==> quartz <==
==> flow/design.v <==
module floating_mult (
  input         s_axis_a_tvalid,
  input  [31:0] s_axis_a_tdata,
  input         s_axis_b_tvalid,
  input  [31:0] s_axis_b_tdata,
  output        m_axis_result_tvalid,
  output [31:0] m_axis_result_tdata
);
wire [31:0] a = s_axis_a_tdata;
wire [31:0] b = s_axis_b_tdata;
wire        sa = a[31];
wire        sb = b[31];
wire [7:0]  ea = a[30:23];
wire [7:0]  eb = b[30:23];
wire [22:0] fa = a[22:0];
wire [22:0] fb = b[22:0];
wire a_zero = (ea == 8'd0);
wire b_zero = (eb == 8'd0);
wire a_inf  = (ea == 8'hFF) && (fa == 23'd0);
wire b_inf  = (eb == 8'hFF) && (fb == 23'd0);
wire a_nan  = (ea == 8'hFF) && (fa != 23'd0);
wire b_nan  = (eb == 8'hFF) && (fb != 23'd0);
wire        s = sa ^ sb;
wire [47:0] p = {1'b1, fa} * {1'b1, fb};
wire signed [10:0] e0 = $signed({3'b000, ea}) + $signed({3'b000, eb}) - 11'sd127;
reg  [22:0] m;
reg         g;
reg         st;
reg  signed [10:0] e1;
always @(*) begin
  if (p[47]) begin
    m  = p[46:24];
    g  = p[23];
    st = |p[22:0];
    e1 = e0 + 11'sd1;
  end else begin
    m  = p[45:23];
    g  = p[22];
    st = |p[21:0];
    e1 = e0;
  end
end
wire        rnd = g & (st | m[0]);
wire [23:0] mr  = {1'b0, m} + {23'd0, rnd};
wire signed [10:0] e2 = mr[23] ? e1 + 11'sd1 : e1;
wire [22:0] mf  = mr[22:0];
reg [31:0] r;
always @(*) begin
  if (a_nan || b_nan || (a_inf && b_zero) || (b_inf && a_zero))
    r = 32'h7FC00000;
  else if (a_inf || b_inf)
    r = {s, 8'hFF, 23'd0};
  else if (a_zero || b_zero)
    r = {s, 31'd0};
  else if (e2 >= 11'sd255)
    r = {s, 8'hFF, 23'd0};
  else if (e2 <= 11'sd0)
    r = {s, 31'd0};
  else
    r = {s, e2[7:0], mf};
end
assign m_axis_result_tdata  = r;
assign m_axis_result_tvalid = 1'b1;
endmodule
module floating_adder (
  input         s_axis_a_tvalid,
  input  [31:0] s_axis_a_tdata,
  input         s_axis_a_tlast,
  input         s_axis_b_tvalid,
  input  [31:0] s_axis_b_tdata,
  output        m_axis_result_tvalid,
  output [31:0] m_axis_result_tdata,
  output        m_axis_result_tlast
);
wire [31:0] a = s_axis_a_tdata;
wire [31:0] b = s_axis_b_tdata;
wire a_zero = (a[30:23] == 8'd0);
wire b_zero = (b[30:23] == 8'd0);
wire a_inf  = (a[30:23] == 8'hFF) && (a[22:0] == 23'd0);
wire b_inf  = (b[30:23] == 8'hFF) && (b[22:0] == 23'd0);
wire a_nan  = (a[30:23] == 8'hFF) && (a[22:0] != 23'd0);
wire b_nan  = (b[30:23] == 8'hFF) && (b[22:0] != 23'd0);
wire        swap = (b[30:0] > a[30:0]);
wire [31:0] x = swap ? b : a;
wire [31:0] y = swap ? a : b;
wire        sx = x[31];
wire        sy = y[31];
wire [7:0]  ex = x[30:23];
wire [7:0]  ey = y[30:23];
wire [7:0]  d  = ex - ey;
wire        sub = sx ^ sy;
wire [26:0] mx = {1'b1, x[22:0], 3'b000};
wire [26:0] my = {1'b1, y[22:0], 3'b000};
wire        far    = (d >= 8'd27);
wire [26:0] my_sh  = far ? 27'd0 : (my >> d[4:0]);
wire [26:0] lost   = far ? my : (my & ~(27'h7FFFFFF << d[4:0]));
wire        sticky = |lost;
wire [26:0] my_al = {my_sh[26:1], my_sh[0] | sticky};
wire [27:0] s0 = sub ? ({1'b0, mx} - {1'b0, my_al}) : ({1'b0, mx} + {1'b0, my_al});
reg  [4:0]  lz;
always @(*) begin
  casez (s0[26:0])
    27'b1??????????????????????????: lz = 5'd0;
    27'b01?????????????????????????: lz = 5'd1;
    27'b001????????????????????????: lz = 5'd2;
    27'b0001???????????????????????: lz = 5'd3;
    27'b00001??????????????????????: lz = 5'd4;
    27'b000001?????????????????????: lz = 5'd5;
    27'b0000001????????????????????: lz = 5'd6;
    27'b00000001???????????????????: lz = 5'd7;
    27'b000000001??????????????????: lz = 5'd8;
    27'b0000000001?????????????????: lz = 5'd9;
    27'b00000000001????????????????: lz = 5'd10;
    27'b000000000001???????????????: lz = 5'd11;
    27'b0000000000001??????????????: lz = 5'd12;
    27'b00000000000001?????????????: lz = 5'd13;
    27'b000000000000001????????????: lz = 5'd14;
    27'b0000000000000001???????????: lz = 5'd15;
    27'b00000000000000001??????????: lz = 5'd16;
    27'b000000000000000001?????????: lz = 5'd17;
    27'b0000000000000000001????????: lz = 5'd18;
    27'b00000000000000000001???????: lz = 5'd19;
    27'b000000000000000000001??????: lz = 5'd20;
    27'b0000000000000000000001?????: lz = 5'd21;
    27'b00000000000000000000001????: lz = 5'd22;
    27'b000000000000000000000001???: lz = 5'd23;
    27'b0000000000000000000000001??: lz = 5'd24;
    27'b00000000000000000000000001?: lz = 5'd25;
    27'b000000000000000000000000001: lz = 5'd26;
    default:                          lz = 5'd27;
  endcase
end
wire [26:0] n  = s0[27] ? {s0[27:2], s0[1] | s0[0]} : (s0[26:0] << lz);
wire signed [9:0] en = s0[27] ? $signed({2'b00, ex}) + 10'sd1
                              : $signed({2'b00, ex}) - $signed({5'd0, lz});
wire        g   = n[2];
wire        st  = n[1] | n[0];
wire [22:0] m   = n[25:3];
wire        rnd = g & (st | m[0]);
wire [23:0] mr  = {1'b0, m} + {23'd0, rnd};
wire signed [9:0] e2 = mr[23] ? en + 10'sd1 : en;
reg [31:0] r;
always @(*) begin
  if (a_nan || b_nan || (a_inf && b_inf && (a[31] != b[31])))
    r = 32'h7FC00000;
  else if (a_inf)
    r = a;
  else if (b_inf)
    r = b;
  else if (a_zero && b_zero)
    r = {a[31] & b[31], 31'd0};
  else if (b_zero)
    r = a;
  else if (a_zero)
    r = b;
  else if (s0 == 28'd0)
    r = 32'd0;
  else if (e2 >= 10'sd255)
    r = {sx, 8'hFF, 23'd0};
  else if (e2 <= 10'sd0)
    r = {sx, 31'd0};
  else
    r = {sx, e2[7:0], mr[22:0]};
end
assign m_axis_result_tdata  = r;
assign m_axis_result_tvalid = 1'b1;
assign m_axis_result_tlast  = 1'b0;
endmodule
module conv_kernel(
	clk,
	rst_n,
	clear,
	i_pixel,
	i_weight,
	o_pixel
);
parameter	WIDTH	=	32;
input					clk;
input					rst_n;
input					clear;
input	[WIDTH-1:0]		i_pixel;
input	[WIDTH-1:0]		i_weight;
output	[WIDTH-1:0]		o_pixel;
reg		[WIDTH-1:0]		o_pixel;
reg		[WIDTH-1:0]		mult_a;
reg		[WIDTH-1:0]		mult_b;
wire	[WIDTH-1:0]		product;
reg		[WIDTH-1:0]		add_a;
reg		[WIDTH-1:0]		add_b;
wire	[WIDTH-1:0]		sum;
always @(posedge clk, negedge rst_n)	begin
	if(!rst_n) begin
		mult_a		<=	32'b0;
		mult_b		<=	32'b0;
	end
	else begin
		mult_a		<=	i_pixel;
		mult_b		<=	i_weight;
	end
end
always @(posedge clk, negedge rst_n)	begin
	if(!rst_n) begin
		add_a		<=	32'b0;
		add_b		<=	32'b0;
	end
	else if (clear) begin
		add_a		<=	32'b0;
		add_b		<=	32'b0;
	end			
	else begin
		add_a		<=	product;
		add_b		<=	sum;
	end
end
always @(posedge clk, negedge rst_n)	begin
	if(!rst_n) begin
		o_pixel		<=	32'b0;
	end
	else if (clear) begin
		o_pixel		<=	32'b0;
	end
	else begin
		o_pixel		<=	sum;
	end
end
floating_adder U_floating_adder (
  .s_axis_a_tvalid(),             
  .s_axis_a_tdata(add_a),               
  .s_axis_a_tlast(),               
  .s_axis_b_tvalid(),             
  .s_axis_b_tdata(add_b),               
  .m_axis_result_tvalid(),   
  .m_axis_result_tdata(sum),     
  .m_axis_result_tlast()     
);
floating_mult U_floating_mult (
  .s_axis_a_tvalid(),             
  .s_axis_a_tdata(mult_a),               
  .s_axis_b_tvalid(),             
  .s_axis_b_tdata(mult_b),               
  .m_axis_result_tvalid(),   
  .m_axis_result_tdata(product)     
);
endmodule
==> flow/run.sh <==
#!/bin/bash
# the make line also repeats each setting of config.mk as NAME=value (left out here)
make -C /OpenROAD-flow-scripts/flow DESIGN_CONFIG=/design/flow/config.mk WORK_HOME=/design/flow/orfs CLKGATE_MAP_FILE= finish
==> flow/config.mk <==
export PLATFORM = sky130hd
export DESIGN_NAME = conv_kernel
export DESIGN_NICKNAME = conv_kernel
export VERILOG_FILES = /design/flow/design.v
export SDC_FILE = /design/flow/constraint.sdc
export NUM_CORES = 4
export LEC_CHECK = 0
export CAP_MARGIN = 20
export CELL_PAD_IN_SITES_DETAIL_PLACEMENT = 0
export CORE_MARGIN = 2
export CORE_UTILIZATION = 72
export CTS_CLUSTER_DIAMETER = 382
export CTS_CLUSTER_SIZE = 41
export GPL_ROUTABILITY_DRIVEN = 1
export MAX_ROUTING_LAYER = met4
export PLACE_DENSITY_LB_ADDON = 0.15
export SETUP_SLACK_MARGIN = 1.48
export SLEW_MARGIN = 40
==> flow/constraint.sdc <==
create_clock -name core_clock -period 5.0 [get_ports {clk}]
set_input_delay 1.0000 -clock core_clock [delete_from_list [all_inputs] [get_ports {clk}]]
set_output_delay 1.0000 -clock core_clock [all_outputs]
set_load 0.01 [all_outputs]
==> garnet: changes against quartz <==
==> flow/config.mk (replaced) <==
export PLATFORM = sky130hd
export DESIGN_NAME = conv_kernel
export DESIGN_NICKNAME = conv_kernel
export VERILOG_FILES = /design/flow/design.v
export SDC_FILE = /design/flow/constraint.sdc
export NUM_CORES = 4
export LEC_CHECK = 0
export CAP_MARGIN = 20
export CORE_MARGIN = 2
export CORE_UTILIZATION = 40
export CTS_CLUSTER_DIAMETER = 317
export CTS_CLUSTER_SIZE = 41
export PLACE_DENSITY = 0.83
export SLEW_MARGIN = 20
==> flow/constraint.sdc (replaced) <==
create_clock -name core_clock -period 12.0 [get_ports {clk}]
set_input_delay 2.4000 -clock core_clock [delete_from_list [all_inputs] [get_ports {clk}]]
set_output_delay 2.4000 -clock core_clock [all_outputs]
set_load 0.01 [all_outputs]
==> qor summary <==
metric                                                                                           garnet                          quartz
Outcome                                                                        timing/DRC/antenna clean                  did not finish
Last stage reached                                                                                    -  clock tree synthesis (4_1_cts)
Detailed placement HPWL                                                                          103 mm                          129 mm
Yosys xor share                                                                                   3.73%                           3.73%
Width of the die                                                                                 305 um                          228 um
Most used flip-flop cell                                                       sky130_fd_sc_hd__dfrtp_1        sky130_fd_sc_hd__dfrtp_1
Die area                                                                                   92,900 sq um                    52,100 sq um
Post-placement setup slack                                                                      -281 ps                        -6800 ps
Die height                                                                                       305 um                          228 um
Post-Syn Area per Cell                                                                       7.96 sq um                      7.96 sq um
Cell count after placement                                                                        5,890                           6,159
Initial Utilization                                                                               40.3%                           72.6%
Area share of the leading cell type in the synthesized netlist                                    26.8%                           26.8%
Cell Rows                                                                                           110                              82
Fraction of the mapped netlist area in compound gates                                             17.3%                           17.3%
Basic-gate share of the synthesized area counting and, or, nand and nor cells                     21.1%                           21.1%
Cell area reported after detailed placement                                                40,200 sq um                    46,100 sq um
Routability-driven placement congestion ratio                                                      1.00                            1.22
Portion of netlist area occupied by mux cells                                                     3.06%                           3.06%
Chip area estimate from yosys synthesis                                                    36,200 sq um                    36,200 sq um
Area of the core                                                                           89,900 sq um                    49,900 sq um
